==> design/flow/config.mk <==
export PLATFORM = sky130hd
export DESIGN_NAME = main
export DESIGN_NICKNAME = main
export VERILOG_FILES = /design/flow/design.v
export SDC_FILE = /design/flow/constraint.sdc
export NUM_CORES = 4
export LEC_CHECK = 0
export CAP_MARGIN = 35
export CELL_PAD_IN_SITES_GLOBAL_PLACEMENT = 0
export CORE_ASPECT_RATIO = 1.87
export CORE_MARGIN = 2
export CORE_UTILIZATION = 59
export CTS_CLUSTER_DIAMETER = 129
export GPL_ROUTABILITY_DRIVEN = 1
export PLACE_DENSITY = 0.83
export SETUP_SLACK_MARGIN = 4.88
export SLEW_MARGIN = 20
==> design/flow/constraint.sdc <==
create_clock -name core_clock -period 22.9 [get_ports {clk}]
set_input_delay 4.5800 -clock core_clock [delete_from_list [all_inputs] [get_ports {clk}]]
set_output_delay 4.5800 -clock core_clock [all_outputs]
set_load 0.01 [all_outputs]
==> design/flow/design.v <==
`timescale 1ns / 1ps
module frequency_divider
    # ( parameter
        freq = 1000
    )
    (
        input  wire clk100MHz,  
        input  wire rst,        
        output reg  clk_div,    
        output wire tick        
    );
    localparam LOOP_COUNTER_AT = 100_000_000 / freq / 2 ;
    reg [clog2(LOOP_COUNTER_AT)-1:0] count;
    always @( posedge(clk100MHz) )
    begin
        if(rst)
        begin : counter_reset
            count   <= 0;
            clk_div <= 1'b0;
        end
        else
        begin : counter_operate
            if (count == (LOOP_COUNTER_AT - 1))
            begin : counter_loop
                count   <= 0;
                clk_div <= ~clk_div;
            end
            else
            begin : counter_increment
                count   <= count + 1;
                clk_div <= clk_div;
            end
        end
    end
    assign tick = (count == (LOOP_COUNTER_AT - 1)) && !clk_div;
    function integer clog2(input integer number);
        begin
            clog2 = 0;
            while (number)
            begin
                clog2  = clog2 + 1;
                number = number >> 1;
            end
        end
    endfunction
endmodule
`timescale 1ns / 1ps
module clock_managment_unit(
    input wire clk,
    input wire rst,
    output wire clk_100MHz,
    output wire clk_40MHz,
    output wire clk_1KHz,
    output wire tick_40MHz,   
    output wire tick_1KHz     
    );
    frequency_divider 
    #(
        .freq(1000000)   
    )    
    my_1K_divider(
        .clk100MHz(clk),
        .rst(rst),
        .clk_div(clk_1KHz),
        .tick(tick_1KHz)
    );
    frequency_divider 
    #(
        .freq(40000000)
    )    
    my_40M_divider(
        .clk100MHz(clk),
        .rst(rst),
        .clk_div(clk_40MHz),
        .tick(tick_40MHz)
    );
     assign clk_100MHz =clk;
endmodule
`timescale 1ns / 1ps
module sensor_handler(
    input wire clk,
    input wire rst,
    input wire [3:0] sensors,
    output reg [10:0] position
    );
reg [10:0] position_nxt;
always @(posedge clk) begin
    if(rst)
        position <= 0;
    else 
        position <= position_nxt;
end
always @(*) begin
    case(sensors)
    4'b1001:    position_nxt = 500;
    4'b0111:    position_nxt = 1000;
    4'b0011:    position_nxt = 750;
    4'b1110:    position_nxt = 1;
    4'b1100:    position_nxt = 250;
    4'b1011:    position_nxt = 625;
    4'b1101:    position_nxt = 375;
    4'b0001:    position_nxt = 666;
    4'b1000:    position_nxt = 333;
    default:    position_nxt = 1023;    
endcase
end
endmodule
`timescale 1ns / 1ps
module pid(
    input wire clk,
    input wire en,   
    input wire rst,
    input wire [10:0] position,
    input wire kp_sw, ki_sw, kd_sw,  
    output reg [10:0] pid_output
    );
reg signed [10:0] error, error_nxt, error_sum, error_sum_nxt, error_dif, error_dif_nxt, error_prev;
reg signed [12:0] p, p_nxt, i, i_nxt, d, d_nxt;
reg signed [10:0] output_loaded_nxt, output_buf, output_buf_nxt;
localparam  
    K_P      = 1,
    K_P_DEN  = 2,
    K_I      = 5,
    K_I_DEN  = 100,
    K_D      = 1,
    K_D_DEN  = 200,
    TIME_DIV = 100;
always @(posedge clk) begin
    if(rst) begin
        error         <= 0;
        error_sum     <= 0;
        error_dif     <= 0;
        error_prev    <= 0;
        p             <= 0;
        i             <= 0;
        d             <= 0;
        output_buf    <= 0;
        pid_output    <= 0;
    end
    else if(en) begin 
        error         <= error_nxt;
        error_sum     <= error_sum_nxt;
        error_dif     <= error_dif_nxt;
        error_prev    <= error;
        p             <= p_nxt;
        i             <= i_nxt;
        d             <= d_nxt;
        output_buf    <= output_buf_nxt;
        pid_output    <= output_loaded_nxt;
    end
end
always @(*) begin
    error_nxt = 500 - position;
    error_sum_nxt = (error == 0) ? 0 : (error_sum + error);
    error_dif_nxt = error - error_prev;
    p_nxt = kp_sw ? (K_P * error)/K_P_DEN : 0;
    i_nxt = ki_sw ? (K_I * error_sum)/(TIME_DIV * K_I_DEN) : 0;
    d_nxt = kd_sw ? (K_D * error_dif * TIME_DIV)/K_D_DEN : 0;
    output_buf_nxt = p + i + d + 500;
    if(output_buf < 0) output_loaded_nxt = 0;
    else if(output_buf > 1000) output_loaded_nxt = 0;
    else output_loaded_nxt = output_buf;
end
endmodule
`timescale 1ns / 1ps
module servo_handler(
    input  wire clk,
    input  wire en,   
    input  wire rst,
    input  wire [10:0] pid_output,
    output reg  [7:0] servo_l,
    output reg  [7:0] servo_r
    );
reg [7:0] servo_l_nxt;
reg [7:0] servo_r_nxt;
reg [3:0] state,state_nxt;
reg [20:0] counter,counter_nxt;
reg [10:0] pid_buf;
localparam        
    idle              = 3'b000,
    turn_left         = 3'b001,
    turn_right        = 3'b010,
    stop              = 3'b111,
    servo_l_on        = 8'd157,
    servo_r_on        = 8'd137,
    servo_off         = 1'd0;
always @(posedge clk) begin
    if(rst) begin
        servo_l <=0;
        servo_r <=0;
        state   <=0;
        counter <=0;
        pid_buf <=0;
    end
    else if(en) begin
        servo_l <= servo_l_nxt;
        servo_r <= servo_r_nxt;
        state   <= state_nxt;
        counter <= counter_nxt;
        pid_buf <= pid_output;
    end
end
always @(*) begin
    servo_l_nxt = 0;
    servo_r_nxt = 0;
    counter_nxt = 0;
    case (state)
        idle: begin 
            counter_nxt=0;          
            if(pid_buf == 239) begin
                state_nxt =stop;
            end
            else if(pid_buf > 500) begin
                state_nxt=turn_left;
            end  
            else if(pid_buf < 500) begin
                state_nxt=turn_right;
            end
            else begin
                state_nxt=idle;
                servo_l_nxt = servo_l_on;
                servo_r_nxt = servo_r_on; 
            end    
        end      
        turn_right: begin
            counter_nxt=counter+1;
            servo_l_nxt = servo_l_on;
            servo_r_nxt =servo_off;
            if(counter >= pid_buf)
                state_nxt=idle;
            else
                state_nxt=turn_right;
        end
        turn_left: begin
            counter_nxt=counter+1;
            servo_l_nxt = servo_off;
            servo_r_nxt =servo_r_on;
            if(pid_buf < 500 || counter >= pid_buf - 500)
                state_nxt=idle;
            else
                state_nxt=turn_left;
        end
        stop: begin
            servo_l_nxt = servo_off;
            servo_r_nxt =servo_off;
            if(pid_buf == 239)
                state_nxt =stop;
            else 
                state_nxt=idle;
        end     
        default: state_nxt=idle;        
    endcase    
end
endmodule
`timescale 1ns / 1ps
module servo_to_PWM(
   input wire clk,
   input wire rst,
   input wire [7:0] servo_L,
   input wire [7:0] servo_R,
   output reg PWM_L,
   output reg PWM_R
   );
reg PWM_L_nxt;
reg PWM_R_nxt;
reg [19:0] counter,counter_nxt;
reg [20:0] servo_l_mul,servo_r_mul;
reg [7:0] servo_L_buf, servo_R_buf;
always@ (posedge clk) begin
   if(rst) begin
      counter <=0;
      PWM_L   <=0;
      PWM_R   <=0;
   end
   else begin
      counter <=counter_nxt;
      PWM_L   <=PWM_L_nxt;
      PWM_R   <=PWM_R_nxt;
   end
end 
always @* begin
   servo_l_mul =servo_L *1000;
   servo_r_mul =servo_R *1000;
   counter_nxt = counter+1;
   if(counter > 1000000) begin
      counter_nxt=0;
   end
   if(counter > servo_l_mul) begin
      PWM_L_nxt=0;
   end
   else begin
      PWM_L_nxt =1;
   end
   if(counter >servo_r_mul) begin
      PWM_R_nxt=0;
   end
   else begin
      PWM_R_nxt =1;
   end
end 
endmodule
`timescale 1ns / 1ps
module main(
    input wire clk,
    input wire rst,
    input wire [3:0] sensor,
    input wire [2:0] sw,
    output wire [1:0] servo
    );
wire [7:0] Servo_R;
wire [7:0] Servo_L;
wire clk_40MHz;
wire clk_1KHz;
wire clk_100MHz;
wire tick_40MHz;
wire tick_1KHz;
wire [10:0] pid_output, position;
servo_handler my_servo (
    .clk(clk_100MHz),
    .en(tick_1KHz),
    .rst(rst),
    .servo_l(Servo_L),
    .servo_r(Servo_R),
    .pid_output(pid_output)
);       
servo_to_PWM my_PWM(
    .clk(clk_100MHz),
    .rst(rst),
    .servo_L(Servo_L),
    .servo_R(Servo_R),
    .PWM_L(servo[0]),
    .PWM_R(servo[1])
);
clock_managment_unit my_clk(
.clk(clk),
.rst(rst),
.clk_100MHz(clk_100MHz),
.clk_40MHz(clk_40MHz),
.clk_1KHz(clk_1KHz),
.tick_40MHz(tick_40MHz),
.tick_1KHz(tick_1KHz)
);
pid my_pid(
    .kp_sw(sw[0]),
    .ki_sw(sw[1]),
    .kd_sw(sw[2]),
    .clk(clk_100MHz),
    .en(tick_40MHz),
    .rst(rst),
    .position(position),
    .pid_output(pid_output)
);
sensor_handler my_sensors(
    .clk(clk_100MHz),
    .rst(rst),
    .sensors(sensor),
    .position(position)
);
endmodule
==> design/flow/run.sh <==
#!/bin/bash
# the make line also repeats each setting of config.mk as NAME=value (left out here)
make -C /OpenROAD-flow-scripts/flow DESIGN_CONFIG=/design/flow/config.mk WORK_HOME=/design/flow/orfs CLKGATE_MAP_FILE= finish
==> results of run 1 <==
-- final cells by class --
| type | count | area (um2) |
|---|---|---|
| Clock buffer | 19 | 453 |
| Inverter | 105 | 394 |
| Sequential cell | 176 | 3520 |
| Fill cell | 2387 | 10000 |
| Multi-Input combinational cell | 1741 | 12300 |
| Tap cell | 340 | 425 |
| Clock inverter | 13 | 165 |
| Timing Repair Buffer | 25 | 209 |
-- stage by stage --
step / area (um2) / worst slack (ns)
finish: 17500 / 7.62
global route: 17500 / 6.43
CTS: 17400 / 7.65
detailed placement: 16800 / 7.85
global placement: 16800 / 8.28
floorplan: 16600 / 10.88
-- per-layer routing --
| metal | part of all wire | vias to the layer above | routed length (um) | global-route usage |
|---|---|---|---|---|
| met5 | 0 | - | 0 | 0 |
| met4 | 0.053 | 0 | 2320 | 0.172 |
| met3 | 0.032 | 181 | 1400 | 0.0360 |
| met2 | 0.54 | 435 | 23700 | 0.569 |
| met1 | 0.37 | 7505 | 16400 | 0.304 |
| li1 | - | 7575 | - | - |
==> results_slide.txt, run 1 <==
Key Metrics from the Run

Critical path
  – Crit path DRT: 23.20 ns
  – Slowest-stage cell, CP: a22oi_1
  – Critical path class: flop to flop
  – Crit path DAT: approximately 16 ns
  – Worst R2R Path Depth: 47
  – Bufs and invs on worst path: 2
  – Crit-path max cell delay: ~0.80 ns
  – CP top delay family: AND-OR/OR-AND gates
  – CP max FO: 16
  – Worst setup path endpoint: my_pid.d[10]
  – CP endpoint kind: flop
  – Critical Path Source Type: flop
  – Reg-to-reg critical path startpoint: my_pid.error_dif[10]
  – Reg2reg end: my_pid.d[10]
  – R2R setup slack: 7.62 ns
  – Critical Path Source: my_pid.error_dif[10]
  – Cell count along the critical path: ~47

Layout
  – Area Growth Syn to Fin: 5.55%
  – Layout Utilization: 0.635
  – Nets: about 2300
  – Final std cells w/o fill: 2419

Global routing
  – First-pass GRT wire length: 73.1 mm
  – Initial antenna violation count: 0
  – Vias in the first global route: 15600
  – Overall routing resource usage: 0.297
  – Grt ovf: 0
  – Largest net degree at the start of global routing: 86

Drt
  – Violation tally from detailed-route iteration zero: between 900 and 1000
  – Via density: approximately 6.5
  – Final ANT Viol Nets: 0
  – Detailed Routing Iterations Pass 1: 7
  – N_diodes: 0
  – DRC Markers: 0
  – DR WL/cell: 18.1 um
  – Vias: 15700
  – Routed wire length: 43.8 mm

Place
  – Hpwl dp: 34.0 mm
  – Placer congestion estimate: 0.971
  – Dpl cells: roughly 2400
  – # port buffers: 10

Clock tree
  – H-tree levels: 4
  – Clock latency (worst-skew pair): 0.46 ns
  – Inserted Clock Buffers: 17
  – Hold Buf Count CTS: 0
  – Buffers inserted by post-CTS timing repair: 0
  – Clk sinks: between 150 and 200
  – CTS tree: yes
  – Clk root buf: clkbuf_16
  – Reg clk slew, reported paths: 0.07 ns
  – Post-CTS Resized: 0
  – CTS max path bufs: 2

Logic synthesis
  – Ys cells: 2101
  – Mean post-synth cell area: about 7.9 um2
  – Xor/xnor share: 0.0925
  – Top cells by count: nand2_1, nor2_1, dfxtp_1
  – Mapped cell area: 16600 um2
  – Yosys reg bits: 176
  – Dominant kind of combinational cell: AND-OR/OR-AND gates
  – Post-synth mux share: 0.0185
  – Most common cell in the netlist: nand2_1
  – Synth Seq Share: 0.213
  – Ao+oa area frac: 0.266
  – Synth async-reset ratio: 0
  – Cells after Synth: 2101
  – Synth cell types: 122
  – Ys Warns: 6
  – Syn Nets: around 2300
  – Yosys Chip Area: 16600 um2
  – Top cell type by total area after synthesis: dfxtp_1
  – Top cell area share: 0.213
  – Simple-Gate Area Share: 0.218
  – Primary FF master, synth: dfxtp_1
  – EDFF count, synth: 0
  – Adder Share, Synth: 0.147
  – Synth top area cells: dfxtp_1, ha_1, xnor2_1, a21oi_1, nand2_1

Die
  – I/O pin count: 11
  – Die footprint: 29500 um2
  – Core area: ~28000 um2
  – Die width: 127 um
  – Die H: 233 um
  – Rows: 83
  – FP Util: 0.602

Hold path
  – Worst Hold End: my_pid.error_prev[7]
  – HP Start: my_pid.error_prev[7]
  – Hold depth: 2
  – Hold Path Class: flop to flop

Timing
  – Hold Vio Cnt, Final: 0
  – Unrepaired setup endpoints after global routing: false
  – Final min period: 15.28 ns
  – Final period utilization: 0.667
  – Setup TNS: 0 ns
  – Slew Viols, Final: 0
  – Clock skew: 0.0121 ns
  – Final setup viols: 0
  – Max frequency: 0.0654 GHz
  – Final hold slack: 0.457 ns
  – Slew Limit Headroom: 0.338
  – Worst-Margin Slew: about 0.99 ns

Job
  – Tool warnings: 43
  – Max-Cap Viols: 0

Run status
  – Status: timing/DRC/antenna clean
==> inputs of run 2 (changes only) <==
- ABC_AREA: unset -> 1
- CAP_MARGIN: 35 -> 20
- CELL_PAD_IN_SITES_GLOBAL_PLACEMENT: 0 -> unset
- CORE_ASPECT_RATIO: 1.87 -> unset
- CORE_UTILIZATION: 59 -> 72
- CTS_CLUSTER_DIAMETER: 129 -> 315
- CTS_CLUSTER_SIZE: unset -> 99
- GPL_ROUTABILITY_DRIVEN: 1 -> unset
- PLACE_DENSITY: 0.83 -> 0.36
- SETUP_SLACK_MARGIN: 4.88 -> -0.75
- TNS_END_PERCENT: unset -> 10
- clock period: 22.9 -> 7.6 ns (I/O delays scaled with it)
==> results_slide.txt, run 2 <==
Key Metrics from the Run

Run status
  – Status: complete, but fails checks
  – Blocking Checks: setup timing

Timing
  – Setup TNS: -35.69 ns (-35.69 ns)
  – Max frequency: 0.0890 GHz (+36%)
  – Final period utilization: 1.48 (+0.810)
  – Clock skew: 0.0127 ns (+0.000566 ns)
  – Unrepaired setup endpoints after global routing: true
  – Final setup viols: 11 (+11)
  – Final hold slack: 0.471 ns (+0.0139 ns)
  – Final setup margin: -3.63 ns (-11.25 ns)
  – Worst-Margin Slew: 1.17 ns (+0.176 ns)
  – Slew Viols, Final: 0 (unchanged)
  – Final min period: 11.23 ns (-4.05 ns)
  – Slew Limit Headroom: 0.216 (-0.122)
  – Hold Vio Cnt, Final: 0 (unchanged)

Clock tree
  – Reg clk slew, reported paths: 0.07 ns (about the same)
  – CTS tree: yes
  – Clock latency (worst-skew pair): 0.44 ns (-0.02 ns)
  – Inserted Clock Buffers: 17 (unchanged)
  – CTS max path bufs: 2 (unchanged)
  – Hold Buf Count CTS: 0 (unchanged)
  – H-tree levels: 4 (unchanged)
  – Clk root buf: clkbuf_16
  – Clk sinks: 176 (unchanged)

Global routing
  – Overall routing resource usage: 0.421 (+0.124)
  – Grt ovf: 0 (unchanged)
  – Largest net degree at the start of global routing: 89 (+3.5%)
  – Vias in the first global route: 18500 (+19%)
  – Initial antenna violation count: 1 (+1)
  – First-pass GRT wire length: 83.8 mm (+15%)

Logic synthesis
  – Synth top area cells: dfxtp_1, nand2_1, ha_1, inv_1, nand3_1
  – Simple-Gate Area Share: 0.342 (+0.123)
  – EDFF count, synth: 0 (unchanged)
  – Ao+oa area frac: 0.130 (-0.135)
  – Cells after Synth: 2444 (+16%)
  – Top cells by count: nand2_1, inv_1, nor2_1
  – Ys cells: 2444 (+16%)
  – Dominant kind of combinational cell: simple AND/OR/NAND/NOR gates
  – Adder Share, Synth: 0.150 (+0.00325)
  – Synth cell types: 67 (-45%)
  – Post-synth mux share: 0 (-0.0185)
  – Yosys reg bits: 176 (unchanged)
  – Ys Warns: 6 (unchanged)
  – Mapped cell area: 16100 um2 (-2.6%)
  – Synth async-reset ratio: 0 (unchanged)
  – Syn Nets: 2633 (+15%)
  – Most common cell in the netlist: nand2_1
  – Yosys Chip Area: 16100 um2 (-2.6%)
  – Top cell type by total area after synthesis: dfxtp_1
  – Mean post-synth cell area: 6.60 um2 (-16%)
  – Top cell area share: 0.218 (+0.00571)
  – Synth Seq Share: 0.218 (+0.00571)
  – Xor/xnor share: 0.0521 (-0.0403)
  – Primary FF master, synth: dfxtp_1

Drt
  – Routed wire length: 51.9 mm (+19%)
  – Final ANT Viol Nets: 0 (unchanged)
  – DRC Markers: 0 (unchanged)
  – Detailed Routing Iterations Pass 1: 9 (+2)
  – Violation tally from detailed-route iteration zero: 2084 (+110%)
  – DR WL/cell: 17.1 um (-5.4%)
  – Via density: 6.13 (-5.5%)
  – N_diodes: 0 (unchanged)
  – Vias: 18600 (+18%)

Hold path
  – Worst Hold End: my_pid.i[2]
  – Hold Path Class: flop to flop
  – HP Start: my_pid.i[2]
  – Hold depth: 2 (unchanged)

Critical path
  – Cell count along the critical path: 90 (+91%)
  – CP top delay family: simple AND/OR/NAND/NOR gates
  – R2R setup slack: -3.63 ns (-11.25 ns)
  – CP max FO: 7 (-9)
  – Critical path class: flop to flop
  – Critical Path Source Type: flop
  – Bufs and invs on worst path: 18 (+16)
  – Reg2reg end: my_pid.d[8]
  – Slowest-stage cell, CP: fa_1
  – Critical Path Source: my_pid.error_dif[2]
  – Crit path DAT: 11.62 ns (-3.96 ns)
  – Most used cell, CP: nand2_1
  – CP endpoint kind: flop
  – Crit-path max cell delay: 0.45 ns (-0.35 ns)
  – Worst R2R Path Depth: 90 (+91%)
  – Reg-to-reg critical path startpoint: my_pid.error_dif[2]
  – Worst setup path endpoint: my_pid.d[8]
  – Crit path DRT: 7.99 ns (-15.21 ns)

Layout
  – Nets: 2927 (+30%)
  – Count of filler cells inserted in the layout: 994 (-58%)
  – Area Growth Syn to Fin: 23.5%
  – Layout Utilization: 0.910 (+0.275)

Place
  – Placer congestion estimate: 0.943 (-2.9%)
  – Hpwl dp: 33.8 mm (-0.71%)
  – # port buffers: 10 (unchanged)
  – Dpl ws: -3.80 ns (-11.64 ns)

Die
  – Die H: 154 um (-34%)
  – I/O pin count: 11 (unchanged)
  – FP Util: 0.737 (+0.135)
  – Core area: 21900 um2 (-20%)
  – Die footprint: 23600 um2 (-20%)
  – Die width: 154 um (+21%)
  – Rows: 54 (-35%)

Job
  – Max-Cap Viols: 0 (unchanged)
  – Tool warnings: 48 (+12%)
## run 2: through the flow
step | instances | cell area (um2)
global placement | 2964 | 18500
floorplan | 2444 | 16200
detailed placement | 2964 | 18500
finish | 3031 | 19900
CTS | 3027 | 19800
global route | 3031 | 19900
## run 2: cell type report
type | instances | area, um2 | share of cell area
clock buffer | 18 | 429 | 0.0216
clock inverter | 14 | 153 | 0.00767
inverter | 379 | 1430 | 0.0718
multi-input combinational | 1843 | 11600 | 0.581
sequential | 176 | 3530 | 0.177
tap | 280 | 350 | 0.0176
timing repair buffer | 321 | 2440 | 0.123
## run 2: routing by layer
layer | up-vias | global-route usage | wire, um
li1 | 8589 | - | -
met1 | 8438 | 0.487 | 19600
met2 | 1206 | 0.726 | 24700
met3 | 350 | 0.100 | 4850
met4 | 2 | 0.218 | 2770
met5 | - | 0 | 15
## run 2: what timing repair did
action / CTS / global route
gates resized: 106 / 31
gates cloned: 6 / 1
hold endpoints to repair: 0 / 0
pin swaps: 51 / 26
endpoints found under the setup margin: 11 / 11
setup buffers: 25 / 3
==> inputs of run 3 (changes only) <==
- CTS_CLUSTER_DIAMETER: 315 -> unset
- CTS_CLUSTER_SIZE: 99 -> 79
- HOLD_SLACK_MARGIN: unset -> 0.29
- MAX_ROUTING_LAYER: unset -> met4
- PLACE_DENSITY: 0.36 -> unset
- PLACE_DENSITY_LB_ADDON: unset -> 0.01
- SETUP_SLACK_MARGIN: -0.75 -> 2.81
- TNS_END_PERCENT: 10 -> 5
- clock period: 7.6 -> 11.0 ns (I/O delays scaled with it)
==> results_slide.txt, run 3 <==
Key Metrics from the Run

Run status
  – Status: complete, but fails checks
  – Blocking Checks: setup timing

Die
  – Rows: 54 (unchanged)
  – FP Util: 0.737 (unchanged)
  – Core area: 21900 um2 (unchanged)
  – Die width: 154 um (unchanged)
  – Die H: 154 um (unchanged)
  – I/O pin count: 11 (unchanged)
  – Die footprint: 23600 um2 (unchanged)

Clock tree
  – Clk sinks: 176 (unchanged)
  – Inserted Clock Buffers: 17 (unchanged)
  – Hold Buf Count CTS: 0 (unchanged)
  – CTS max path bufs: 2 (unchanged)
  – CTS tree: yes
  – Reg clk slew, reported paths: 0.08 ns (about the same)
  – Clk root buf: clkbuf_16
  – H-tree levels: 4 (unchanged)
  – Clock latency (worst-skew pair): 0.44 ns (about the same)

Drt
  – DRC Markers: 0 (unchanged)
  – Final ANT Viol Nets: 0 (unchanged)
  – Via density: 6.35 (+3.5%)
  – Detailed Routing Iterations Pass 1: 22 (+13)
  – Violation tally from detailed-route iteration zero: 2451 (+18%)
  – Routed wire length: 52.4 mm (+0.83%)
  – N_diodes: 0 (unchanged)
  – DR WL/cell: 18.1 um (+5.6%)
  – Vias: 18400 (-1.2%)

Critical path
  – Critical path class: flop to flop
  – CP top delay family: simple AND/OR/NAND/NOR gates
  – Crit path DRT: 11.38 ns (+3.39 ns)
  – Worst setup path endpoint: my_pid.d[8]
  – Crit-path max cell delay: 0.54 ns (+0.09 ns)
  – Cell count along the critical path: 85 (-5.6%)
  – Worst R2R Path Depth: 85 (-5.6%)
  – Critical Path Source: my_pid.error_dif[2]
  – Reg2reg end: my_pid.d[8]
  – Bufs and invs on worst path: 16 (-2)
  – CP endpoint kind: flop
  – Slowest-stage cell, CP: fa_1
  – Critical Path Source Type: flop
  – Reg-to-reg critical path startpoint: my_pid.error_dif[2]
  – R2R setup slack: -1.34 ns (+2.29 ns)
  – CP max FO: 7 (unchanged)
  – Most used cell, CP: nand2_2
  – Crit path DAT: 12.72 ns (+1.10 ns)

Logic synthesis
  – Cells after Synth: 2444 (unchanged)
  – Xor/xnor share: 0.0521 (unchanged)
  – Mean post-synth cell area: 6.60 um2 (unchanged)
  – Simple-Gate Area Share: 0.342 (unchanged)
  – Adder Share, Synth: 0.150 (unchanged)
  – Ao+oa area frac: 0.130 (unchanged)
  – Yosys reg bits: 176 (unchanged)
  – Syn Nets: 2633 (unchanged)
  – Synth top area cells: dfxtp_1, nand2_1, ha_1, inv_1, nand3_1
  – Synth async-reset ratio: 0 (unchanged)
  – Primary FF master, synth: dfxtp_1
  – Synth Seq Share: 0.218 (unchanged)
  – Yosys Chip Area: 16100 um2 (unchanged)
  – Synth cell types: 67 (unchanged)
  – Mapped cell area: 16100 um2 (unchanged)
  – Top cell type by total area after synthesis: dfxtp_1
  – Ys cells: 2444 (unchanged)
  – Top cells by count: nand2_1, inv_1, nor2_1
  – Ys Warns: 6 (unchanged)
  – Top cell area share: 0.218 (unchanged)
  – EDFF count, synth: 0 (unchanged)
  – Most common cell in the netlist: nand2_1
  – Dominant kind of combinational cell: simple AND/OR/NAND/NOR gates
  – Post-synth mux share: 0 (unchanged)

Place
  – Area of placed instances: 17000 um2 (-8.2%)
  – Hpwl dp: 30.6 mm (-9.4%)
  – Placer congestion estimate: 0.933 (-1.1%)
  – # port buffers: 10 (unchanged)

Timing
  – Worst-Margin Slew: 1.07 ns (-0.0992 ns)
  – Final setup viols: 11 (unchanged)
  – Final min period: 12.34 ns (+1.11 ns)
  – Final setup margin: -1.34 ns (+2.29 ns)
  – Slew Viols, Final: 0 (unchanged)
  – Unrepaired setup endpoints after global routing: true
  – Final period utilization: 1.12 (-0.356)
  – Clock skew: 0.0103 ns (-0.00245 ns)
  – Hold Vio Cnt, Final: 0 (unchanged)
  – Max frequency: 0.0811 GHz (-9.0%)
  – Slew Limit Headroom: 0.284 (+0.0683)

Global routing
  – Overall routing resource usage: 0.396 (-0.0250)
  – Vias in the first global route: 17100 (-7.7%)
  – Grt ovf: 0 (unchanged)
  – First-pass GRT wire length: 77.0 mm (-8.1%)
  – Largest net degree at the start of global routing: 86 (-3.4%)
  – Initial antenna violation count: 0 (-1)

Layout
  – Area Growth Syn to Fin: 19.9%
  – Layout Utilization: 0.883 (-0.0263)
  – Final instance area: 19300 um2 (-2.9%)
  – Nets: 2789 (-4.7%)

Job
  – Tool warnings: 46 (-4.2%)
  – Max-Cap Viols: 0 (unchanged)

Hold path
  – Worst Hold End: my_servo.pid_buf[6]
  – Hold Path Class: flop to flop
  – HP Start: my_pid.pid_output[6]
  – Hold depth: 2 (unchanged)
## run 3: repair_timing
item	in CTS	in global routing
gates resized	147	105
buffers inserted	63	26
gates cloned	10	0
pin swaps	90	88
setup endpoints to repair	11	11
## run 3: metrics by stage
| stage | hold slack (ns) | std cells | TNS (ns) | setup WS (ns) |
|---|---|---|---|---|
| after detailed placement | 0.443 | 2762 | -1.94 | -0.569 |
| after CTS | 0.465 | 2867 | 0 | 0.290 |
| after global routing | 0.479 | 2893 | -16.53 | -1.95 |
| after global placement | 0.435 | 2762 | -0.204 | -0.134 |
| final | 0.456 | 2893 | -10.14 | -1.34 |
| after floorplan | 0.429 | 2444 | 0 | 0.543 |
## run 3: cell type report
cell class | count | area [um2]
Tap cell | 280 | 350
Multi-Input combinational cell | 1846 | 12000
Inverter | 379 | 1440
Timing Repair Buffer | 180 | 1410
Sequential cell | 176 | 3540
Clock buffer | 17 | 425
Clock inverter | 15 | 143
Fill cell | 1140 | 2550
## run 3: metal layers
layer | GRT usage | part of all wire | vias to the layer above
li1 | - | - | 8303
met1 | 0.448 | 0.37 | 8328
met2 | 0.685 | 0.47 | 1237
met3 | 0.0519 | 0.090 | 494
met4 | 0.208 | 0.073 | 0
met5 | - | 0 | -
==> inputs of run 4 (changes only) <==
- ABC_AREA: 1 -> unset
- CORE_MARGIN: 2 -> 8
- CORE_UTILIZATION: 72 -> 61
- CTS_CLUSTER_SIZE: 79 -> 29
- GPL_TIMING_DRIVEN: unset -> 0
- HOLD_SLACK_MARGIN: 0.29 -> 0.0
- MAX_ROUTING_LAYER: met4 -> met5
- PLACE_DENSITY_LB_ADDON: 0.01 -> 0.13
- SETUP_SLACK_MARGIN: 2.81 -> unset
- TNS_END_PERCENT: 5 -> unset
- clock period: 11.0 -> 7.87 ns (I/O delays scaled with it)
==> results_slide.txt, run 4 <==
Key Metrics from the Run

Place
  – Hpwl dp: 33.5 mm (+9.3%)
  – Dpl cells: 2450 (-11%)
  – Placer congestion estimate: 0.908 (-2.7%)
  – # port buffers: 8 (-2)

Critical path
  – CP top delay family: AND-OR/OR-AND gates
  – Reg2reg end: my_pid.d[9]
  – Critical Path Source: my_pid.error_dif[1]
  – Crit-path max cell delay: 0.49 ns (-0.05 ns)
  – Slowest-stage cell, CP: or4b_4
  – Crit path DAT: 12.75 ns (+0.03 ns)
  – CP endpoint kind: flop
  – Worst R2R Path Depth: 50 (-41%)
  – Worst setup path endpoint: my_pid.d[9]
  – CP max FO: 8 (+1)
  – Crit path DRT: 8.19 ns (-3.19 ns)
  – Most used cell, CP: buf_6
  – R2R setup slack: -4.55 ns (-3.22 ns)
  – Reg-to-reg critical path startpoint: my_pid.error_dif[1]
  – Critical Path Source Type: flop
  – Cell count along the critical path: 50 (-41%)
  – Critical path class: flop to flop
  – Bufs and invs on worst path: 9 (-7)

Drt
  – Violation tally from detailed-route iteration zero: 1698 (-31%)
  – Detailed Routing Iterations Pass 1: 6 (-73%)
  – Vias: 17100 (-6.6%)
  – DR WL/cell: 19.2 um (+6.1%)
  – DRC Markers: 0 (unchanged)
  – Final ANT Viol Nets: 0 (unchanged)
  – N_diodes: 0 (unchanged)
  – Routed wire length: 50.4 mm (-3.8%)
  – Via density: 6.54 (+3.1%)

Logic synthesis
  – Dominant kind of combinational cell: AND-OR/OR-AND gates
  – Mean post-synth cell area: 7.88 um2 (+19%)
  – Adder Share, Synth: 0.147 (-0.00325)
  – Top cell type by total area after synthesis: dfxtp_1
  – Top cells by count: nand2_1, nor2_1, dfxtp_1
  – Ys cells: 2101 (-14%)
  – Ys Warns: 6 (unchanged)
  – Cells after Synth: 2101 (-14%)
  – Most common cell in the netlist: nand2_1
  – Synth cell types: 122 (+82%)
  – Syn Nets: 2290 (-13%)
  – Simple-Gate Area Share: 0.218 (-0.123)
  – Synth Seq Share: 0.213 (-0.00571)
  – Xor/xnor share: 0.0925 (+0.0403)
  – Ao+oa area frac: 0.266 (+0.135)
  – Top cell area share: 0.213 (-0.00571)
  – Post-synth mux share: 0.0185 (+0.0185)
  – Yosys reg bits: 176 (unchanged)
  – Mapped cell area: 16600 um2 (+2.7%)
  – Synth top area cells: dfxtp_1, ha_1, xnor2_1, a21oi_1, nand2_1
  – Primary FF master, synth: dfxtp_1
  – Yosys Chip Area: 16600 um2 (+2.7%)
  – EDFF count, synth: 0 (unchanged)
  – Synth async-reset ratio: 0 (unchanged)

Global routing
  – Overall routing resource usage: 0.275 (-0.122)
  – Grt ovf: 0 (unchanged)
  – Largest net degree at the start of global routing: 17 (-80%)
  – Vias in the first global route: 15800 (-7.2%)
  – Initial antenna violation count: 0 (unchanged)
  – First-pass GRT wire length: 76.9 mm (-0.16%)

Die
  – Rows: 60 (+11%)
  – I/O pin count: 11 (unchanged)
  – Die H: 181 um (+18%)
  – Die footprint: 32700 um2 (+38%)
  – Core area: 26800 um2 (+22%)
  – FP Util: 0.618 (-0.119)
  – Die width: 181 um (+18%)

Layout
  – Logic area: 14000 um2 (+16%)
  – Final std cells w/o fill: 2621 (-9.4%)
  – Storage cell area: 3540 um2 (+0.25%)
  – Area Growth Syn to Fin: 24.2%
  – Count of filler cells inserted in the layout: 1845 (+62%)
  – Nets: 2458 (-12%)

Timing
  – Final hold slack: 0.456 ns (+0.000493 ns)
  – Slew Viols, Final: 0 (unchanged)
  – Hold Vio Cnt, Final: 0 (unchanged)
  – Max frequency: 0.0805 GHz (-0.70%)
  – Worst-Margin Slew: 1.16 ns (+0.0857 ns)
  – Unrepaired setup endpoints after global routing: true
  – Final setup margin: -4.55 ns (-3.22 ns)
  – Final setup viols: 11 (unchanged)
  – Clock skew: 0.00716 ns (-0.00310 ns)
  – Slew Limit Headroom: 0.224 (-0.0601)
  – Final min period: 12.42 ns (+0.0872 ns)
  – Final period utilization: 1.58 (+0.457)

Run status
  – Status: complete, but fails checks
  – Blocking Checks: setup timing

Hold path
  – Hold depth: 2 (unchanged)
  – HP Start: my_pid.i[6]
  – Hold Path Class: flop to flop
  – Worst Hold End: my_pid.i[6]

Clock tree
  – Inserted Clock Buffers: 17 (unchanged)
  – Clk sinks: 176 (unchanged)
  – CTS max path bufs: 2 (unchanged)
  – Reg clk slew, reported paths: 0.07 ns (about the same)
  – Clock latency (worst-skew pair): 0.43 ns (about the same)
  – H-tree levels: 4 (unchanged)
  – Hold Buf Count CTS: 0 (unchanged)
  – CTS tree: yes
  – Clk root buf: clkbuf_16

Job
  – Max-Cap Viols: 0 (unchanged)
  – Tool warnings: 46 (unchanged)
run 4: per-stage QoR:
step | util | setup slack, ns | area, um2 | setup TNS, ns
CTS | 0.737 | -3.91 | 19800 | -41.65
global placement | 0.647 | -5.45 | 17300 | -58.62
global route | 0.768 | -4.90 | 20600 | -52.60
finish | 0.768 | -4.55 | 20600 | -48.50
detailed placement | 0.647 | -5.63 | 17300 | -60.25
floorplan | - | -3.64 | 16800 | -38.91
run 4: final cells by class:
cell class,instances,area share
inverters,105,0.0194
plain buffers,77,0.0193
flip-flops and latches,176,0.172
clock inverters,10,0.00608
multi-input cells,1741,0.680
repair buffers,151,0.0590
clock buffers,20,0.0232
well taps,341,0.0207
run 4: layer usage:
layer / vias to the layer above / wire length [um] / global-route usage
met2: 781 / 23700 / 0.470
li1: 8003 / - / -
met4: 0 / 1680 / 0.0714
met1: 8169 / 21300 / 0.360
met3: 194 / 3600 / 0.0371
met5: - / 0 / 0
run 4: timing repair:
item                                    4_1_cts  5_1_grt
gates resized                               203       92
setup buffers                                98       46
cloned                                        0        1
pin swaps                                   104       75
endpoints found under the setup margin       11       11
==> inputs of run 5 (changes only) <==
- CAP_MARGIN: 20 -> 35
- CORE_ASPECT_RATIO: unset -> 0.8
- CORE_MARGIN: 8 -> 2
- CTS_CLUSTER_DIAMETER: unset -> 130
- CTS_CLUSTER_SIZE: 29 -> unset
- GPL_TIMING_DRIVEN: 0 -> unset
- HOLD_SLACK_MARGIN: 0.0 -> -0.0
- PLACE_DENSITY_LB_ADDON: 0.13 -> 0.27
- SETUP_SLACK_MARGIN: unset -> -0.51
- TNS_END_PERCENT: unset -> 55
- clock period: 7.87 -> 11.9 ns (I/O delays scaled with it)
==> results_slide.txt, run 5 <==
Key Metrics from the Run

Logic synthesis
  – Synth cell types: 122 (unchanged)
  – Xor/xnor share: 0.0925 (unchanged)
  – Simple-Gate Area Share: 0.218 (unchanged)
  – Mean post-synth cell area: 7.88 um2 (unchanged)
  – Ys cells: 2101 (unchanged)
  – EDFF count, synth: 0 (unchanged)
  – Dominant kind of combinational cell: AND-OR/OR-AND gates
  – Primary FF master, synth: dfxtp_1
  – Synth Seq Share: 0.213 (unchanged)
  – Post-synth mux share: 0.0185 (unchanged)
  – Cells after Synth: 2101 (unchanged)
  – Ao+oa area frac: 0.266 (unchanged)
  – Most common cell in the netlist: nand2_1
  – Ys Warns: 6 (unchanged)
  – Synth top area cells: dfxtp_1, ha_1, xnor2_1, a21oi_1, nand2_1
  – Yosys reg bits: 176 (unchanged)
  – Mapped cell area: 16600 um2 (unchanged)
  – Synth async-reset ratio: 0 (unchanged)
  – Top cell type by total area after synthesis: dfxtp_1
  – Yosys Chip Area: 16600 um2 (unchanged)
  – Adder Share, Synth: 0.147 (unchanged)
  – Syn Nets: 2290 (unchanged)
  – Top cells by count: nand2_1, nor2_1, dfxtp_1
  – Top cell area share: 0.213 (unchanged)

Timing
  – Slew Limit Headroom: 0.395 (+0.171)
  – Final setup margin: -0.503 ns (+4.05 ns)
  – Unrepaired setup endpoints after global routing: true
  – Slew Viols, Final: 0 (unchanged)
  – Max frequency: 0.0806 GHz (+0.17%)
  – Clock skew: 0.0116 ns (+0.00446 ns)
  – Setup TNS: -4.01 ns (+44.50 ns)
  – Final min period: 12.40 ns (-0.0215 ns)
  – Worst-Margin Slew: 0.907 ns (-0.248 ns)
  – Final setup viols: 10 (-1)
  – Hold Vio Cnt, Final: 0 (unchanged)
  – Final period utilization: 1.04 (-0.536)

Critical path
  – Reg2reg end: my_pid.d[10]
  – Critical Path Source: my_pid.error_dif[2]
  – CP max FO: 8 (unchanged)
  – Crit path DRT: 12.20 ns (+4.01 ns)
  – Slowest-stage cell, CP: or4_4
  – Crit path DAT: 12.70 ns (-0.05 ns)
  – Critical path class: flop to flop
  – CP endpoint kind: flop
  – Most used cell, CP: buf_4
  – Cell count along the critical path: 48 (-4.0%)
  – Worst setup path endpoint: my_pid.d[10]
  – Crit-path max cell delay: 0.60 ns (+0.11 ns)
  – R2R setup slack: -0.50 ns (+4.05 ns)
  – Bufs and invs on worst path: 6 (-3)
  – CP top delay family: AND-OR/OR-AND gates
  – Reg-to-reg critical path startpoint: my_pid.error_dif[2]
  – Critical Path Source Type: flop
  – Worst R2R Path Depth: 48 (-4.0%)

Drt
  – Detailed Routing Iterations Pass 1: 6 (unchanged)
  – Vias: 17300 (+1.1%)
  – DRC Markers: 0 (unchanged)
  – Final ANT Viol Nets: 0 (unchanged)
  – Via density: 6.22 (-5.0%)
  – Routed wire length: 49.6 mm (-1.5%)
  – Violation tally from detailed-route iteration zero: 1537 (-9.5%)
  – DR WL/cell: 17.8 um (-7.4%)

Die
  – FP Util: 0.626 (+0.00798)
  – Rows: 53 (-12%)
  – Core area: 26500 um2 (-1.3%)
  – Die H: 151 um (-16%)
  – I/O pin count: 11 (unchanged)
  – Die footprint: 28500 um2 (-13%)
  – Die width: 188 um (+4.1%)

Clock tree
  – Clock latency (worst-skew pair): 0.44 ns (about the same)
  – CTS max path bufs: 2 (unchanged)
  – Clk root buf: clkbuf_16
  – H-tree levels: 4 (unchanged)
  – CTS tree: yes
  – Hold Buf Count CTS: 0 (unchanged)
  – Clk sinks: 176 (unchanged)
  – Inserted Clock Buffers: 17 (unchanged)
  – Reg clk slew, reported paths: 0.07 ns (about the same)

Place
  – Dpl cells: 2725 (+11%)
  – Dpl ws: -0.527 ns (+5.10 ns)
  – # port buffers: 10 (+2)
  – Placer congestion estimate: 0.962 (+6.0%)
  – Hpwl dp: 36.5 mm (+8.9%)

Global routing
  – Overall routing resource usage: 0.336 (+0.0614)
  – Largest net degree at the start of global routing: 86 (+69)
  – Vias in the first global route: 16600 (+4.8%)
  – Initial antenna violation count: 0 (unchanged)
  – Grt ovf: 0 (unchanged)
  – First-pass GRT wire length: 79.6 mm (+3.4%)

Layout
  – Area Growth Syn to Fin: 26.0%
  – Nets: 2606 (+6.0%)
  – Final std cells w/o fill: 2788 (+6.4%)
  – Count of filler cells inserted in the layout: 1703 (-7.7%)
  – Layout Utilization: 0.789 (+0.0211)

Job
  – Max-Cap Viols: 0 (unchanged)
  – Tool warnings: 44 (-4.3%)

Hold path
  – Hold depth: 2 (unchanged)
  – Worst Hold End: my_servo.pid_buf[2]
  – Hold Path Class: flop to flop
  – HP Start: my_pid.pid_output[2]

Run status
  – Blocking Checks: setup timing
  – Status: complete, but fails checks
run 5: stage by stage:
step                      hold slack (ns)  instance area, um2
after global routing                0.479               20900
after floorplan                     0.432               16600
after detailed placement            0.449               19300
after global placement              0.440               19300
after CTS                           0.450               20000
final                               0.455               20900
run 5: layer usage:
layer / share of wire / wire (um) / global-route usage / vias up
met5: 0 / 0 / 0 / -
met4: 0.017 / 858 / 0.0898 / 0
met3: 0.069 / 3440 / 0.0452 / 106
met2: 0.47 / 23200 / 0.575 / 692
met1: 0.44 / 22100 / 0.448 / 8235
li1: - / - / - / 8297
run 5: timing repair:
action	in CTS	in global routing
pin swaps	5	49
setup endpoints to repair	9	11
resized	15	124
buffers inserted	3	32
cloned	0	1
run 5: area by class of cell:
| class | count | area [um2] | share of cell area |
|---|---|---|---|
| antenna | 1 | 2.50 | 0.000120 |
| clock buffer | 18 | 439 | 0.0210 |
| clock inverter | 14 | 160 | 0.00767 |
| inverter | 105 | 394 | 0.0189 |
| multi-input combinational | 1741 | 13000 | 0.624 |
| sequential | 176 | 3530 | 0.169 |
| tap | 357 | 447 | 0.0214 |
| timing repair buffer | 376 | 2870 | 0.138 |
==> inputs of run 6 (changes only) <==
- CAP_MARGIN: 35 -> 0
- CELL_PAD_IN_SITES_GLOBAL_PLACEMENT: unset -> 1
- CORE_ASPECT_RATIO: 0.8 -> unset
- CORE_UTILIZATION: 61 -> 57
- CTS_CLUSTER_DIAMETER: 130 -> 321
- HOLD_SLACK_MARGIN: -0.0 -> unset
- MAX_ROUTING_LAYER: met5 -> met4
- PLACE_DENSITY_LB_ADDON: 0.27 -> 0.08
- SETUP_SLACK_MARGIN: -0.51 -> 5.0
- TNS_END_PERCENT: 55 -> unset
- clock period: 11.9 -> 23.2 ns (I/O delays scaled with it)
==> results_slide.txt, run 6 <==
Key Metrics from the Run

Timing
  – Slew Limit Headroom: 0.290 (-0.105)
  – Unrepaired setup endpoints after global routing: false
  – Slew Viols, Final: 0 (unchanged)
  – Max frequency: 0.0663 GHz (-18%)
  – Final setup viols: 0 (-10)
  – Final setup margin: 8.11 ns (+8.62 ns)
  – Final min period: 15.09 ns (+2.68 ns)
  – Final period utilization: 0.650 (-0.392)
  – Setup TNS: 0 ns (+4.01 ns)
  – Worst-Margin Slew: 1.06 ns (+0.149 ns)
  – Hold Vio Cnt, Final: 0 (unchanged)
  – Clock skew: 0.0128 ns (+0.00119 ns)

Drt
  – DRC Markers: 0 (unchanged)
  – Final ANT Viol Nets: 0 (unchanged)
  – DR WL/cell: 17.6 um (-0.88%)
  – Routed wire length: 43.4 mm (-12%)
  – Vias: 15300 (-12%)
  – Violation tally from detailed-route iteration zero: 1056 (-31%)
  – Via density: 6.23 (+0.21%)
  – N_diodes: 0 (-1)
  – Detailed Routing Iterations Pass 1: 6 (unchanged)

Clock tree
  – Post-CTS Resized: 0 (-15)
  – Inserted Clock Buffers: 17 (unchanged)
  – CTS tree: yes
  – Clock latency (worst-skew pair): 0.44 ns (about the same)
  – CTS max path bufs: 2 (unchanged)
  – H-tree levels: 4 (unchanged)
  – Reg clk slew, reported paths: 0.07 ns (about the same)
  – Hold Buf Count CTS: 0 (unchanged)
  – Clk sinks: 176 (unchanged)
  – Clk root buf: clkbuf_16
  – Buffers inserted by post-CTS timing repair: 0 (-3)

Logic synthesis
  – Adder Share, Synth: 0.147 (unchanged)
  – Yosys Chip Area: 16600 um2 (unchanged)
  – Post-synth mux share: 0.0185 (unchanged)
  – Mean post-synth cell area: 7.88 um2 (unchanged)
  – Simple-Gate Area Share: 0.218 (unchanged)
  – Ys cells: 2101 (unchanged)
  – Mapped cell area: 16600 um2 (unchanged)
  – Cells after Synth: 2101 (unchanged)
  – Most common cell in the netlist: nand2_1
  – Synth top area cells: dfxtp_1, ha_1, xnor2_1, a21oi_1, nand2_1
  – Synth cell types: 122 (unchanged)
  – Synth Seq Share: 0.213 (unchanged)
  – Yosys reg bits: 176 (unchanged)
  – Synth async-reset ratio: 0 (unchanged)
  – EDFF count, synth: 0 (unchanged)
  – Ys Warns: 6 (unchanged)
  – Syn Nets: 2290 (unchanged)
  – Ao+oa area frac: 0.266 (unchanged)
  – Top cells by count: nand2_1, nor2_1, dfxtp_1
  – Top cell area share: 0.213 (unchanged)
  – Primary FF master, synth: dfxtp_1
  – Xor/xnor share: 0.0925 (unchanged)
  – Top cell type by total area after synthesis: dfxtp_1
  – Dominant kind of combinational cell: AND-OR/OR-AND gates

Layout
  – Storage cell area: 3520 um2 (-0.11%)
  – Final instance area: 17500 um2 (-16%)
  – Count of filler cells inserted in the layout: 2572 (+51%)
  – Nets: 2254 (-14%)
  – Area Growth Syn to Fin: 5.92%
  – Layout Utilization: 0.613 (-0.176)
  – Logic area: 12300 um2 (-5.5%)

Place
  – Area of placed instances: 16900 um2 (-12%)
  – Hpwl dp: 32.7 mm (-10%)
  – # port buffers: 10 (unchanged)
  – Placer congestion estimate: 0.942 (-2.1%)
  – Dpl ws: 8.38 ns (+8.91 ns)

Critical path
  – Crit path DAT: 15.39 ns (+2.69 ns)
  – CP max FO: 28 (+20)
  – Cell count along the critical path: 45 (-6.3%)
  – Worst setup path endpoint: my_pid.d[10]
  – Crit path DRT: 23.50 ns (+11.30 ns)
  – CP top delay family: AND-OR/OR-AND gates
  – CP endpoint kind: flop
  – Crit-path max cell delay: 0.82 ns (+0.22 ns)
  – Critical Path Source Type: flop
  – Worst R2R Path Depth: 45 (-6.3%)
  – Critical Path Source: my_pid.error_dif[10]
  – Reg-to-reg critical path startpoint: my_pid.error_dif[10]
  – R2R setup slack: 8.11 ns (+8.62 ns)
  – Reg2reg end: my_pid.d[10]
  – Critical path class: flop to flop
  – Bufs and invs on worst path: 0 (-6)
  – Most used cell, CP: nor2_1
  – Slowest-stage cell, CP: a22oi_1

Run status
  – Status: timing/DRC/antenna clean

Die
  – Die H: 174 um (+15%)
  – Rows: 62 (+17%)
  – Die footprint: 30400 um2 (+6.8%)
  – Die width: 174 um (-7.3%)
  – I/O pin count: 11 (unchanged)
  – FP Util: 0.579 (-0.0474)
  – Core area: 28600 um2 (+8.2%)

Global routing
  – Largest net degree at the start of global routing: 77 (-10%)
  – Grt ovf: 0 (unchanged)
  – First-pass GRT wire length: 72.9 mm (-8.4%)
  – Initial antenna violation count: 0 (unchanged)
  – Overall routing resource usage: 0.295 (-0.0414)
  – Vias in the first global route: 14600 (-12%)

Hold path
  – Hold depth: 2 (unchanged)
  – HP Start: my_pid.p[0]
  – Worst Hold End: my_pid.p[0]
  – Hold Path Class: flop to flop

Job
  – Tool warnings: 43 (-2.3%)
  – Max-Cap Viols: 0 (unchanged)
run 6: final cells by class:
cell class                 instances  share of cell area
clock inverter                    15              0.0113
inverter                         105              0.0225
timing repair buffer              24              0.0116
tap                              384              0.0274
multi-input combinational       1741               0.702
sequential                       176               0.201
clock buffer                      17              0.0243
run 6: per-layer routing:
layer | GRT usage | vias up | wire length [um]
met2 | 0.468 | 433 | 19900
li1 | - | 7593 | -
met1 | 0.396 | 7241 | 20700
met3 | 0.0427 | 68 | 2130
met5 | - | - | 0
met4 | 0.0739 | 0 | 723
run 6: metrics by stage:
step / hold WS (ns) / cells
3_5_place_dp: 0.447 / 2430
2_1_floorplan: 0.432 / 2101
6_report: 0.456 / 2462
3_3_place_gp: 0.440 / 2430
4_1_cts: 0.457 / 2462
5_1_grt: 0.473 / 2462
==> inputs of run 7 (changes only) <==
- CAP_MARGIN: 0 -> 20
- CELL_PAD_IN_SITES_GLOBAL_PLACEMENT: 1 -> unset
- CORE_ASPECT_RATIO: unset -> 0.5
- CORE_UTILIZATION: 57 -> 20
- CTS_CLUSTER_DIAMETER: 321 -> unset
- MAX_ROUTING_LAYER: met4 -> unset
- PLACE_DENSITY: unset -> 0.88
- PLACE_DENSITY_LB_ADDON: 0.08 -> unset
- SETUP_SLACK_MARGIN: 5.0 -> unset
- clock period: 23.2 -> 14.0 ns (I/O delays scaled with it)
==> results_slide.txt, run 7 <==
Key Metrics from the Run

Critical path
  – Crit path DRT: 14.30 ns (-9.20 ns)
  – Critical path class: flop to flop
  – CP endpoint kind: flop
  – Slowest-stage cell, CP: or4_4
  – Worst setup path endpoint: my_pid.d[10]
  – Reg2reg end: my_pid.d[10]
  – Critical Path Source: my_pid.error_dif[1]
  – R2R setup slack: 0.66 ns (-7.46 ns)
  – Bufs and invs on worst path: 3 (+3)
  – CP top delay family: AND-OR/OR-AND gates
  – Worst R2R Path Depth: 47 (+4.4%)
  – Crit-path max cell delay: 0.55 ns (-0.27 ns)
  – Most used cell, CP: ha_1
  – Cell count along the critical path: 47 (+4.4%)
  – Critical Path Source Type: flop
  – Reg-to-reg critical path startpoint: my_pid.error_dif[1]
  – Crit path DAT: 13.64 ns (-1.75 ns)
  – CP max FO: 8 (-71%)

Global routing
  – Largest net degree at the start of global routing: 94 (+22%)
  – First-pass GRT wire length: 71.3 mm (-2.2%)
  – Vias in the first global route: 15100 (+3.4%)
  – Initial antenna violation count: 2 (+2)
  – Grt ovf: 0 (unchanged)
  – Overall routing resource usage: 0.0955 (-0.199)

Die
  – FP Util: 0.203 (-0.376)
  – Rows: 74 (+19%)
  – Die width: 411 um (+140%)
  – Die H: 207 um (+19%)
  – Die footprint: 85300 um2 (+180%)
  – I/O pin count: 11 (unchanged)
  – Core area: 81800 um2 (+190%)

Logic synthesis
  – Mean post-synth cell area: 7.88 um2 (unchanged)
  – Synth cell types: 122 (unchanged)
  – Adder Share, Synth: 0.147 (unchanged)
  – Cells after Synth: 2101 (unchanged)
  – Ys Warns: 6 (unchanged)
  – Xor/xnor share: 0.0925 (unchanged)
  – Top cell type by total area after synthesis: dfxtp_1
  – Synth Seq Share: 0.213 (unchanged)
  – Dominant kind of combinational cell: AND-OR/OR-AND gates
  – Yosys Chip Area: 16600 um2 (unchanged)
  – Simple-Gate Area Share: 0.218 (unchanged)
  – Synth top area cells: dfxtp_1, ha_1, xnor2_1, a21oi_1, nand2_1
  – Syn Nets: 2290 (unchanged)
  – Ao+oa area frac: 0.266 (unchanged)
  – Primary FF master, synth: dfxtp_1
  – Synth async-reset ratio: 0 (unchanged)
  – Mapped cell area: 16600 um2 (unchanged)
  – Post-synth mux share: 0.0185 (unchanged)
  – EDFF count, synth: 0 (unchanged)
  – Top cell area share: 0.213 (unchanged)
  – Most common cell in the netlist: nand2_1
  – Ys cells: 2101 (unchanged)
  – Top cells by count: nand2_1, nor2_1, dfxtp_1
  – Yosys reg bits: 176 (unchanged)

Drt
  – Via density: 4.95 (-21%)
  – Final ANT Viol Nets: 0 (unchanged)
  – Detailed Routing Iterations Pass 1: 5 (-1)
  – Vias: 15900 (+4.0%)
  – Routed wire length: 43.3 mm (-0.15%)
  – Violation tally from detailed-route iteration zero: 1435 (+36%)
  – DRC Markers: 0 (unchanged)
  – DR WL/cell: 13.5 um (-24%)

Place
  – Dpl ws: 0.400 ns (-7.98 ns)
  – Placer congestion estimate: 0.938 (-0.38%)
  – # port buffers: 10 (unchanged)
  – Hpwl dp: 31.7 mm (-3.1%)
  – Dpl cells: 3171 (+30%)

Timing
  – Slew Limit Headroom: 0.329 (+0.0386)
  – Final hold slack: 0.452 ns (-0.00421 ns)
  – Worst-Margin Slew: 0.999 ns (-0.0575 ns)
  – Setup TNS: 0 ns (unchanged)
  – Final min period: 13.34 ns (-1.74 ns)
  – Slew Viols, Final: 0 (unchanged)
  – Clock skew: 0.0151 ns (+0.00232 ns)
  – Hold Vio Cnt, Final: 0 (unchanged)
  – Final setup viols: 0 (unchanged)
  – Max frequency: 0.0749 GHz (+13%)
  – Final period utilization: 0.953 (+0.303)
  – Final setup margin: 0.656 ns (-7.46 ns)

Hold path
  – Worst Hold End: my_servo.pid_buf[5]
  – HP Start: my_pid.pid_output[5]
  – Hold Path Class: flop to flop
  – Hold depth: 2 (unchanged)

Layout
  – Final std cells w/o fill: 3220 (+31%)
  – Area Growth Syn to Fin: 14.9%
  – Layout Utilization: 0.233 (-0.380)
  – Nets: 2292 (+1.7%)

Clock tree
  – Clk root buf: clkbuf_16
  – CTS max path bufs: 2 (unchanged)
  – Clock latency (worst-skew pair): 0.44 ns (about the same)
  – Clk sinks: 176 (unchanged)
  – H-tree levels: 4 (unchanged)
  – Reg clk slew, reported paths: 0.07 ns (about the same)
  – Inserted Clock Buffers: 17 (unchanged)
  – CTS tree: yes
  – Hold Buf Count CTS: 0 (unchanged)

Job
  – Max-Cap Viols: 0 (unchanged)
  – Tool warnings: 43 (unchanged)

Run status
  – Status: timing/DRC/antenna clean
run 7: area by class of cell:
class | instances | area (um2)
antenna | 2 | 5.00
clock buffer | 17 | 425
clock inverter | 15 | 190
fill | 8625 | 62700
inverter | 105 | 394
multi-input combinational | 1741 | 12600
sequential | 176 | 3530
tap | 1102 | 1380
timing repair buffer | 62 | 488
run 7: stage by stage:
stage	area [um2]
final	19000
after global routing	19000
after CTS	18600
after detailed placement	18000
after global placement	18000
after floorplan	16600
run 7: per-layer routing:
metal,part of all wire,vias up,routed length (um),GRT usage
met5,0,-,0,0
met2,0.50,556,21500,0.170
met1,0.43,7598,18600,0.118
li1,-,7688,-,-
met4,0.027,0,1160,0.0374
met3,0.048,101,2070,0.00940
run 7: what timing repair did:
| action | CTS | global route |
|---|---|---|
| endpoints found under the hold margin | 0 | 0 |
| resized | 0 | 60 |
| setup buffers | 0 | 15 |
| setup endpoints to repair | 0 | 11 |
==> inputs of run 8 (changes only) <==
- ABC_AREA: unset -> 1
- CAP_MARGIN: 20 -> 35
- CORE_ASPECT_RATIO: 0.5 -> 0.93
- CORE_UTILIZATION: 20 -> 72
- CTS_CLUSTER_DIAMETER: unset -> 130
- HOLD_SLACK_MARGIN: unset -> -0.0
- MAX_ROUTING_LAYER: unset -> met4
- PLACE_DENSITY: 0.88 -> unset
- PLACE_DENSITY_LB_ADDON: unset -> 0.01
- SETUP_SLACK_MARGIN: unset -> -0.51
- TNS_END_PERCENT: unset -> 55
- clock period: 14.0 -> 9.71 ns (I/O delays scaled with it)
==> results_slide.txt, run 8 <==
Implementation Results

Run status
  – Status: stopped before the end
  – Fail Step: 5_1_grt
  – Error msg: [ERROR GRT-0232] Routing congestion too high. Check the congestion heatmap in the GUI.

Logic synthesis
  – Ys cells: 2444 (+16%)
  – Synth async-reset ratio: 0 (unchanged)
  – Simple-Gate Area Share: 0.342 (+0.123)
  – Cells after Synth: 2444 (+16%)
  – Synth cell types: 67 (-45%)
  – Xor/xnor share: 0.0521 (-0.0403)
  – EDFF count, synth: 0 (unchanged)
  – Top cells by count: nand2_1, inv_1, nor2_1
  – Ys Warns: 6 (unchanged)
  – Yosys Chip Area: 16100 um2 (-2.6%)
  – Synth Seq Share: 0.218 (+0.00571)
  – Mean post-synth cell area: 6.60 um2 (-16%)
  – Most common cell in the netlist: nand2_1
  – Top cell area share: 0.218 (+0.00571)
  – Yosys reg bits: 176 (unchanged)
  – Ao+oa area frac: 0.130 (-0.135)
  – Primary FF master, synth: dfxtp_1
  – Adder Share, Synth: 0.150 (+0.00325)
  – Syn Nets: 2633 (+15%)
  – Post-synth mux share: 0 (-0.0185)
  – Dominant kind of combinational cell: simple AND/OR/NAND/NOR gates
  – Mapped cell area: 16100 um2 (-2.6%)
  – Top cell type by total area after synthesis: dfxtp_1
  – Synth top area cells: dfxtp_1, nand2_1, ha_1, inv_1, nand3_1

Die
  – Die width: 159 um (-61%)
  – I/O pin count: 11 (unchanged)
  – Core area: 21900 um2 (-73%)
  – Die footprint: 23600 um2 (-72%)
  – Rows: 52 (-30%)
  – FP Util: 0.738 (+0.535)
  – Die H: 148 um (-29%)

Place
  – Area of placed instances: 18700 um2 (+3.8%)
  – # port buffers: 10 (unchanged)
  – Placer congestion estimate: 0.925 (-1.4%)
  – Dpl cells: 2978 (-6.1%)
  – Hpwl dp: 33.4 mm (+5.4%)

Clock tree
  – H-tree levels: 4 (unchanged)
  – CTS max path bufs: 2 (unchanged)
  – Clk sinks: 176 (unchanged)
  – Inserted Clock Buffers: 17 (unchanged)
  – Clk root buf: clkbuf_16

Global routing
  – Grt ovf: 2451
  – Overall routing resource usage: 1.01
-- run 8: through the flow --
stage | util | worst slack (ns) | setup TNS [ns]
2_1_floorplan | - | -0.651 | -2.25
3_3_place_gp | 0.853 | -0.879 | -5.72
3_5_place_dp | 0.854 | -1.52 | -12.34
4_1_cts | 0.923 | -0.909 | -7.49
-- run 8: what timing repair did --
item                                    CTS
endpoints found under the setup margin   11
gates cloned                              9
gates resized                           138
buffers inserted                         33
hold buffers                              0
pin swaps                                60
-- run 8: metal layers --
metal / global-route usage / GRT overflow
met5: - / -
met4: 1.11 / 361
met3: 0.633 / 10
met2: 1.44 / 2057
met1: 0.870 / 23
